==> trial 60: inputs <==
==> flow/design.v <==
module Core (clk, addr_to_sram, read_data_sram, write_data, write_enable, sram_req, rom_req, addr_rom, read_data_rom, sram_op_done, clr, reg_write_enable, reg_read_index_1, reg_read_index_2, reg_write_index, reg_write_data, reg_read_data_1, reg_read_data_2);
	input clk, clr, sram_op_done;  
	output reg[18:0] addr_to_sram;
	output reg[17:0] addr_rom;  
	input[7:0] read_data_sram, read_data_rom;  
	output reg write_enable, sram_req, rom_req;  
	output reg[7:0] write_data;  
	output reg reg_write_enable;
	output reg[3:0] reg_read_index_1, reg_read_index_2, reg_write_index;
	output reg[18:0] reg_write_data;
	input[18:0] reg_read_data_1, reg_read_data_2;
	parameter ADD = 5'b00000;
	parameter SUB = 5'b00001;
	parameter CMP = 5'b00010;
	parameter AND = 5'b00011;
	parameter OR = 5'b00100;
	parameter XOR = 5'b00101;
	parameter MOV = 5'b00110;
	parameter BLT = 5'b00111;
	parameter BLTE = 5'b01000;
	parameter LOAD = 5'b01001;
	parameter STORE = 5'b01010;
	parameter JR = 5'b01011;
	parameter BE = 5'b01100;
	parameter BNE = 5'b01101;
	parameter SHIFTLI = 5'b01110;
	parameter SHIFTRI = 5'b01111;
	parameter INC = 5'b11111;
	parameter ADDI = 5'b10000;
	parameter SUBI = 5'b10001;
	parameter CMPI = 5'b10010;
	parameter ANDI = 5'b10011;
	parameter ORI = 5'b10100;
	parameter XORI = 5'b10101;
	parameter MOVI = 5'b10110;
	parameter LOADI = 5'b10111;
	parameter STOREI = 5'b11000;
	parameter JA = 5'b11001;
	parameter BEI = 5'b11010;
	parameter BNEI = 5'b11011;
	parameter BLTI = 5'b11100;
	parameter BLTEI = 5'b11101;
	parameter JS = 5'b11110;	
	parameter FETCH1 = 0;
	parameter DECODE1 = 1;
	parameter FETCH2 = 2;
	parameter DECODE2 = 3;
	parameter FETCH3 = 15;
	parameter DECODE3 = 16;
	parameter FETCH4 = 17;
	parameter DECODE4 = 18;
	parameter OPERATION = 4;
	parameter BRANCH = 5;
	parameter LOADSTATE = 6;
	parameter STORESTATE = 7;
	parameter I_OPERATION = 8;
	parameter I_BRANCH = 9;
	parameter I_LOAD = 10;
	parameter I_STORE = 11;
	parameter I_STORE2 = 19;
	parameter LOADSTATE2 = 12;
	parameter I_LOAD2 = 13;
	parameter STORESTATE2 = 14;
	reg[4:0] state; 
	reg[17:0] PC; 
	reg neg_flag; 
	reg zero_flag; 
	reg[4:0] OPCODE; 
	reg[19:0] immd; 
	reg load_sram; 
	always @ (*) begin
		addr_rom = 19'd0;
		sram_req = 1'b0;
		write_enable = 0;
		reg_write_data = 0;
		write_data = 0;
		reg_write_enable = 0;
		rom_req = 0;
		addr_to_sram = 0;
			if(state == FETCH1) begin
				rom_req = 1'b1;
				addr_rom = PC;
			end
			else if(state == DECODE1) begin
			end
			else if(state == FETCH2) begin
				rom_req = 1;
				addr_rom = PC;
			end
			else if(state == DECODE2) begin
			end
			if(state == FETCH3) begin
				rom_req = 1;
				addr_rom = PC;
			end
			else if(state == DECODE3) begin
			end
			else if(state == FETCH4) begin
				rom_req = 1;
				addr_rom = PC;
			end
			else if(state == DECODE4) begin
			end
			else if(state == OPERATION) begin
				reg_write_enable = 1'b1;
				case(OPCODE)
					ADD: begin
							reg_write_data = reg_read_data_1 + reg_read_data_2;
					end
					SUB: begin
							reg_write_data = reg_read_data_1 - reg_read_data_2;
					end
					CMP: begin
							reg_write_data = reg_read_data_1 - reg_read_data_2;
					end
					AND: begin
							reg_write_data = reg_read_data_1 & reg_read_data_2;
					end
					OR: begin
							reg_write_data = reg_read_data_1 | reg_read_data_2;
					end
					XOR: begin
							reg_write_data = reg_read_data_1 ^ reg_read_data_2;
					end
					MOV: begin
							reg_write_data = reg_read_data_2;
					end
					SHIFTLI: begin
							reg_write_data = reg_read_data_1 << reg_read_index_2;
					end
					SHIFTRI: begin
							reg_write_data = reg_read_data_1 >> reg_read_index_2;
					end
					INC: begin
							reg_write_data = reg_read_data_1 + 1'b1;
					end
				endcase
				if(OPCODE == CMP) begin
					reg_write_enable = 1'b0;
				end
			end
			else if(state == I_BRANCH) begin
				if(OPCODE == JS) begin
						reg_write_data = PC;  
						reg_write_enable = 1;
				end
			end
			else if(state == LOADSTATE) begin
				if(reg_read_data_2 <= 20'hF)
					sram_req = 1'b1;
				else
					rom_req = 1;
				addr_to_sram = {reg_read_data_2};  
				addr_rom = {reg_read_data_2};
			end
			else if(state == LOADSTATE2) begin
				reg_write_data = load_sram ? read_data_sram : read_data_rom;  
				reg_write_enable = 1;
			end
			else if(state == I_LOAD) begin
				if(immd <= 20'hF)
					sram_req = 1'b1;
				else
					rom_req = 1;
				addr_to_sram = {immd};
				addr_rom = {immd};
			end
			else if(state == I_LOAD2) begin
				reg_write_data = load_sram ? read_data_sram : read_data_rom;  
				reg_write_enable = 1;
			end
			else if(state == STORESTATE) begin
				sram_req = 1'b1;
				write_enable = 1;
				addr_to_sram = {reg_read_data_2};
				write_data = reg_read_data_1[7:0];
			end 
			else if(state == I_STORE) begin
				sram_req = 1'b1;
				addr_to_sram = {immd};
				write_data = reg_read_data_1[7:0];
				write_enable = 1;
			end
			else if(state == I_OPERATION) begin
				reg_write_enable = 1'b1;
				case(OPCODE)
					ADDI: begin
							reg_write_data = reg_read_data_1 + immd;
					end
					SUBI:begin
							reg_write_data = reg_read_data_1 - immd;
					end
					CMPI: begin
							reg_write_data = reg_read_data_1 - immd;
					end
					ANDI: begin
							reg_write_data = reg_read_data_1 & immd;
					end
					ORI: begin
							reg_write_data = reg_read_data_1 | immd;
					end
					XORI: begin
							reg_write_data = reg_read_data_1 ^ immd;
					end
					MOVI: begin
							reg_write_data = immd;
					end
				endcase
				if(OPCODE == CMPI) begin
					reg_write_enable = 1'b0;
				end
			end
	end
	always @ (posedge clk or negedge clr) begin
			if(~clr) begin
				state <= FETCH1;
				PC <= 0;
			end
			else if(state == FETCH1) begin
				state <= DECODE1;
				PC <= PC + 1'b1;
			end
			else if(state == DECODE1) begin
				OPCODE <= read_data_rom[7:3];
				state <= FETCH2;
			end
			else if(state == FETCH2) begin
				state <= DECODE2;
				PC <= PC + 1'b1;
			end
			else if(state == DECODE2) begin
					reg_read_index_1 <= read_data_rom[7:4];	
					reg_read_index_2 <= read_data_rom[3:0];
					reg_write_index <= read_data_rom[7:4];
					immd[19:16] <= read_data_rom[3:0];
					if(OPCODE == INC || OPCODE <= MOV || OPCODE == SHIFTLI || OPCODE == SHIFTRI) begin
						state <= OPERATION;
					end
					else if(OPCODE[4] == 1'b1) begin
						state <= FETCH3;
					end
					else if(OPCODE == LOAD) begin
						state <= LOADSTATE;
					end
					else if(OPCODE == STORE) begin
						state <= STORESTATE;
					end
					else begin
						state <= BRANCH;
					end
			end
			else if(state == FETCH3) begin
				state <= DECODE3;
				PC <= PC + 1'b1;
			end
			else if(state == DECODE3) begin
				state <= FETCH4;
				immd[15:8] <= read_data_rom;
			end
			else if(state == FETCH4) begin
				state <= DECODE4;
				PC <= PC + 1'b1;
			end
			else if(state == DECODE4) begin
				immd[7:0] <= read_data_rom;
				if(OPCODE <= MOVI) 
					state <= I_OPERATION;
				else if(OPCODE == LOADI)
					state <= I_LOAD;
				else if(OPCODE == STOREI)
					state <= I_STORE;
				else begin
					if(OPCODE == JS) 
						reg_write_index <= 4'd3;
					state <= I_BRANCH;
				end
			end
			else if(state == OPERATION || state == I_OPERATION) begin
				if(reg_write_data == 0) begin
					zero_flag <= 1; 
				end
				else begin
					zero_flag <= 0;
				end
				if(reg_write_data[18] == 1'b1) begin
					neg_flag <= 1;
				end
				else begin
					neg_flag <= 0;
				end
				state <= FETCH1;
			end
			else if(state == BRANCH) begin
				case(OPCODE)
					BLT: begin
						if(neg_flag) 
							PC <= reg_read_data_1;
					end
					BLTE: begin
						if(neg_flag || zero_flag) 
							PC <= reg_read_data_1;
					end
					JR: begin
						PC <= reg_read_data_1;
					end
					BE: begin
						if(zero_flag)
							PC <= reg_read_data_1;
					end
					BNE: begin
						if(!zero_flag) 
							PC <= reg_read_data_1;
					end
				endcase
				state <= FETCH1;
			end 
			else if(state == I_BRANCH) begin
				case(OPCODE)
					BLTI: begin
						if(neg_flag) 
							PC <= immd;
					end
					BLTEI: begin
						if(neg_flag || zero_flag) 
							PC <= immd;
					end
					JA: begin
						PC <= immd;
					end
					JS: begin
						PC <= immd;
					end
					BEI: begin
						if(zero_flag)
							PC <= immd;
					end
					BNEI: begin
						if(!zero_flag) 
							PC <= immd;
					end
				endcase
				state <= FETCH1;
			end
			else if(state == STORESTATE) begin
				state <= STORESTATE2;
			end
			else if(state == STORESTATE2) begin
				if(sram_op_done)
					state <= FETCH1;
				else
					state <= STORESTATE;
			end
			else if(state == I_STORE) begin
				state <= I_STORE2;
			end
			else if(state == I_STORE2) begin
				if(sram_op_done)
					state <= FETCH1;
				else
					state <= I_STORE;
			end
			else if(state == LOADSTATE) begin
				if(reg_read_data_2 <= 20'hF)
					load_sram <= 1'b1;
				else 
					load_sram <= 1'b0;
				state <= LOADSTATE2;
			end
			else if(state == LOADSTATE2) begin
				if((sram_op_done && load_sram) || ~load_sram)
					state <= FETCH1;
				else 
					state <= LOADSTATE;
			end
			else if(state == I_LOAD) begin
				if(immd <= 20'hF)
					load_sram <= 1'b1;
				else
					load_sram <= 1'b0;
				state <= I_LOAD2;
			end
			else if(state == I_LOAD2) begin
				if((sram_op_done && load_sram) || ~load_sram)
					state <= FETCH1;
				else
					state <= I_LOAD;
			end
	end
endmodule
module Register_File (clk,
					  we,
					  read_index_1,
					  read_index_2,
					  write_index,
					  write_data,
					  read_data_1,
					  read_data_2);
	input clk, we;
	input[3:0] read_index_1, read_index_2, write_index;
	input[18:0] write_data;
	output reg[18:0] read_data_1, read_data_2;
	reg [15:0] sp;
	reg [15:0] fp;
	reg [18:0] ra;
	reg [18:0] a0;
	reg [18:0] a1;
	reg [15:0] m0;
	reg [15:0] m1;
	reg [15:0] rv;
	reg [15:0] v0;
	reg [15:0] v1;
	reg [15:0] p0;
	reg [15:0] p1;
	reg [15:0] p2;
	reg [15:0] p3;
	reg [15:0] p4;
	always@(*) 
	begin
		case(read_index_1)
			0: read_data_1 = 0;
			1: read_data_1 = sp;
			2: read_data_1 = fp;
			3: read_data_1 = ra;
			4: read_data_1 = a0;
			5: read_data_1 = a1;
			6: read_data_1 = m0;
			7: read_data_1 = m1;
			8: read_data_1 = rv;
			9: read_data_1 = v0;
			10: read_data_1 = v1;
			11: read_data_1 = p0;
			12: read_data_1 = p1;
			13: read_data_1 = p2;
			14: read_data_1 = p3;
			15: read_data_1 = p4;
		endcase
	end
	always@(*) 
	begin
		case(read_index_2)
			0: read_data_2 = 0;
			1: read_data_2 = sp;
			2: read_data_2 = fp;
			3: read_data_2 = ra;
			4: read_data_2 = a0;
			5: read_data_2 = a1;
			6: read_data_2 = m0;
			7: read_data_2 = m1;
			8: read_data_2 = rv;
			9: read_data_2 = v0;
			10: read_data_2 = v1;
			11: read_data_2 = p0;
			12: read_data_2 = p1;
			13: read_data_2 = p2;
			14: read_data_2 = p3;
			15: read_data_2 = p4;
		endcase
	end
	always@(posedge clk)begin
		if(we) begin
			case(write_index)
				1: sp <= write_data;
				2: fp <= write_data;
				3: ra <= write_data;
				4: a0 <= write_data;
				5: a1 <= write_data;
				6: m0 <= write_data;
				7: m1 <= write_data;
				8: rv <= write_data;
				9: v0 <= write_data;
				10: v1 <= write_data;
				11: p0 <= write_data;
				12: p1 <= write_data;
				13: p2 <= write_data;
				14: p3 <= write_data;
				15: p4 <= write_data;
		endcase
	end
	end
endmodule
module core_top (
	input clk,
	input clr,
	output rom_req,
	output [17:0] rom_addr,
	input [7:0] rom_data,
	output sram_req,
	output sram_we,
	output [18:0] sram_addr,
	output [7:0] sram_wdata,
	input [7:0] sram_rdata,
	input sram_done
	);
	wire reg_write_enable;
	wire[3:0] reg_read_index_1, reg_read_index_2, reg_write_index;
	wire[18:0] reg_write_data, reg_read_data_1, reg_read_data_2;
	Core _Core(.clk(clk),
			   .addr_to_sram(sram_addr),
			   .read_data_sram(sram_rdata),
			   .write_data(sram_wdata),
			   .write_enable(sram_we),
			   .sram_req(sram_req),
			   .rom_req(rom_req),
			   .addr_rom(rom_addr),
			   .read_data_rom(rom_data),
			   .sram_op_done(sram_done),
			   .clr(clr),
			   .reg_write_enable(reg_write_enable),
			   .reg_read_index_1(reg_read_index_1),
			   .reg_read_index_2(reg_read_index_2),
			   .reg_write_index(reg_write_index),
			   .reg_write_data(reg_write_data),
			   .reg_read_data_1(reg_read_data_1),
			   .reg_read_data_2(reg_read_data_2));
	Register_File _RegisterFile(.clk(clk),
							    .we(reg_write_enable),
							    .read_index_1(reg_read_index_1),
							    .read_index_2(reg_read_index_2),
							    .write_index(reg_write_index),
							    .write_data(reg_write_data),
							    .read_data_1(reg_read_data_1),
							    .read_data_2(reg_read_data_2));
endmodule
==> flow/run.sh <==
#!/bin/bash
# the make line also repeats each setting of config.mk as NAME=value (left out here)
make -C /OpenROAD-flow-scripts/flow DESIGN_CONFIG=/design/flow/config.mk WORK_HOME=/design/flow/orfs CLKGATE_MAP_FILE= finish
==> flow/config.mk <==
export PLATFORM = sky130hd
export DESIGN_NAME = core_top
export DESIGN_NICKNAME = core_top
export VERILOG_FILES = /design/flow/design.v
export SDC_FILE = /design/flow/constraint.sdc
export NUM_CORES = 4
export LEC_CHECK = 0
export ABC_AREA = 1
export CAP_MARGIN = 20
export CORE_MARGIN = 2
export CORE_UTILIZATION = 66
export PLACE_DENSITY = 0.41
export SLEW_MARGIN = 20
==> flow/constraint.sdc <==
create_clock -name core_clock -period 4.76 [get_ports {clk}]
set_input_delay 0.9520 -clock core_clock [delete_from_list [all_inputs] [get_ports {clk}]]
set_output_delay 0.9520 -clock core_clock [all_outputs]
set_load 0.01 [all_outputs]
==> trial 35: changes against trial 60 <==
==> flow/config.mk (replaced) <==
export PLATFORM = sky130hd
export DESIGN_NAME = core_top
export DESIGN_NICKNAME = core_top
export VERILOG_FILES = /design/flow/design.v
export SDC_FILE = /design/flow/constraint.sdc
export NUM_CORES = 4
export LEC_CHECK = 0
export CAP_MARGIN = 20
export CORE_MARGIN = 2
export CORE_UTILIZATION = 32
export PLACE_DENSITY = 0.6
export SLEW_MARGIN = 20
==> flow/constraint.sdc (replaced) <==
create_clock -name core_clock -period 11.7 [get_ports {clk}]
set_input_delay 2.3400 -clock core_clock [delete_from_list [all_inputs] [get_ports {clk}]]
set_output_delay 2.3400 -clock core_clock [all_outputs]
set_load 0.01 [all_outputs]
==> trial 3: changes against trial 60 <==
==> flow/config.mk (replaced) <==
export PLATFORM = sky130hd
export DESIGN_NAME = core_top
export DESIGN_NICKNAME = core_top
export VERILOG_FILES = /design/flow/design.v
export SDC_FILE = /design/flow/constraint.sdc
export NUM_CORES = 4
export LEC_CHECK = 0
export CAP_MARGIN = 20
export CORE_MARGIN = 2
export CORE_UTILIZATION = 58
export SETUP_SLACK_MARGIN = -0.65
export SLEW_MARGIN = 20
==> flow/constraint.sdc (replaced) <==
create_clock -name core_clock -period 6.67 [get_ports {clk}]
set_input_delay 1.3340 -clock core_clock [delete_from_list [all_inputs] [get_ports {clk}]]
set_output_delay 1.3340 -clock core_clock [all_outputs]
set_load 0.01 [all_outputs]
==> flow_metrics.tcl <==
# yosys + openroad results
set metrics [dict create \
    grt.met3_usage_pct 23.3 \
    yosys_cell_count 2659 \
    postCtsSetupRepairBufs 0 \
    status "failed layout checks" \
    report.final.setup_viol 6 \
    cts_repair_resize_count 0 \
    fin_ws_ns -0.295 \
    failed_layout_checks "negative setup slack" \
]
-- figures above: trial 3

==> flow_metrics.tcl <==
# flow metrics
set metrics [dict create \
    gp_routability_congestion 1.19 \
    yosys_cell_count 3409 \
    cts_repair_resize_count 67 \
    grt.met3_usage_pct 59.1 \
    failing_step "5_1_grt" \
    error_line "[ERROR GRT-0232] Routing congestion too high. Check the congestion heatmap in the GUI." \
    postCtsSetupRepairBufs 9 \
    status "did not finish" \
]
-- figures above: trial 60

==> flow_metrics.tcl <==
# yosys + openroad results
set metrics [dict create \
    layout.clock.cell_area_share_pct 4.69 \
    status "timing/DRC/antenna clean" \
    postCtsSetupRepairBufs 0 \
    grt.met3_usage_pct 7.52 \
    report.final.setup_viol 0 \
    fin_ws_ns 2.94 \
    worst_path_buf_inv 2 \
    cts_repair_resize_count 0 \
]
-- figures above: trial 35

